==> inputs of wip/zinc <==
Design multicycle_arithmetic, start of the top module:
module multicycle_arithmetic(
    input clk, rst, start, 
    input [1:0] op, 
    input [7:0] a, b, 
    output reg done, 
    output reg [15:0] result
);
    reg [2:0] state;
    parameter IDLE = 3'b000, LOAD = 3'b001, ADD = 3'b010, SUB = 3'b011, 
              MUL = 3'b100, DIV = 3'b101, DONE = 3'b110;
    always @(posedge clk or posedge rst) begin
        if (rst) begin
            state <= IDLE;
            done <= 0;
            result <= 0;
        end else begin
            case (state)
                IDLE: begin
                    done <= 0;
                    if (start) state <= LOAD;
                end
                LOAD: begin
                    case (op)
                        2'b00: state <= ADD;
                        2'b01: state <= SUB;
                        2'b10: state <= MUL;
                        2'b11: state <= DIV;
                        default: state <= DONE;
                    endcase
                end
                ADD: begin
                    result <= a + b;
                    state <= DONE;
                end
  ...
make LEC_CHECK=0 ABC_AREA=1 CAP_MARGIN=5 CORE_MARGIN=2 CORE_UTILIZATION=72 CTS_CLUSTER_DIAMETER=197 CTS_CLUSTER_SIZE=67 PLACE_DENSITY=0.36 SLEW_MARGIN=20 finish   # period 15.6 ns
run.sh (not shown) runs the stock make flow with config.mk's settings and CLKGATE_MAP_FILE=.
==> wip/fjord: changes against wip/zinc <==
ABC_AREA = default   (was 1)
CAP_MARGIN = 20   (was 5)
CORE_UTILIZATION = 61   (was 72)
CTS_CLUSTER_DIAMETER = 300   (was 197)
CTS_CLUSTER_SIZE = default   (was 67)
HOLD_SLACK_MARGIN = 0.29   (was default)
PLACE_DENSITY = default   (was 0.36)
SETUP_SLACK_MARGIN = -2.0   (was default)
TNS_END_PERCENT = 5   (was default)
==> flow/constraint.sdc (replaced) <==
create_clock -name core_clock -period 33.4 [get_ports {clk}]
set_input_delay 6.6800 -clock core_clock [delete_from_list [all_inputs] [get_ports {clk}]]
set_output_delay 6.6800 -clock core_clock [all_outputs]
set_load 0.01 [all_outputs]
==> wip/cedar: changes against wip/zinc <==
ABC_AREA = default   (was 1)
CAP_MARGIN = 20   (was 5)
CORE_UTILIZATION = 62   (was 72)
CTS_CLUSTER_DIAMETER = default   (was 197)
CTS_CLUSTER_SIZE = default   (was 67)
PLACE_DENSITY = default   (was 0.36)
==> flow/constraint.sdc (replaced) <==
create_clock -name core_clock -period 35.7 [get_ports {clk}]
set_input_delay 7.1400 -clock core_clock [delete_from_list [all_inputs] [get_ports {clk}]]
set_output_delay 7.1400 -clock core_clock [all_outputs]
set_load 0.01 [all_outputs]
==> metrics.csv <==
stage;metric;value;unit
run_status;status;complete, no violations;
synth;Compound-Gate Fraction of Synth Area;25.9;%
floorplan;Die Size;15700;um^2
synth;Syn Inst Count;1181;
synth;Synth cell types;96;
floorplan;area of the core;14400;um^2
synth;yosys simple share;21.8;%
synth;Mean Syn Cell Area;7.70;um^2
floorplan;Init Core Util;63.0;%
synth;FA/HA/MAJ Cells, Area Fraction;29.6;%
synth;XOR/XNOR Fraction of Synth Area;4.79;%
synth;Yosys chip area;9090;um^2
The numbers above come from wip/cedar.

==> metrics.csv <==
stage;metric;value;unit
synth;XOR/XNOR Fraction of Synth Area;5.88;%
synth;Mean Syn Cell Area;6.49;um^2
run_status;status;did not finish;
synth;Compound-Gate Fraction of Synth Area;14.4;%
run_status;Exit stage;detailed placement;
synth;Synth cell types;52;
synth;yosys simple share;31.7;%
floorplan;Init Core Util;73.5;%
synth;Yosys chip area;9240;um^2
synth;Syn Inst Count;1424;
run_status;stop err;[ERROR DPL-0033] detailed placement checks failed during check placement.;
The numbers above come from wip/zinc.

==> metrics.csv <==
stage;metric;value;unit
run_status;Failing Checks;negative setup slack;
run_status;status;complete, but fails checks;
synth;Synth cell types;96;
synth;XOR/XNOR Fraction of Synth Area;4.79;%
sta;post-route setup slack;-445;ps
synth;FA/HA/MAJ Cells, Area Fraction;29.6;%
synth;Compound-Gate Fraction of Synth Area;25.9;%
sta;Final setup violation count;1;
The numbers above come from wip/fjord.

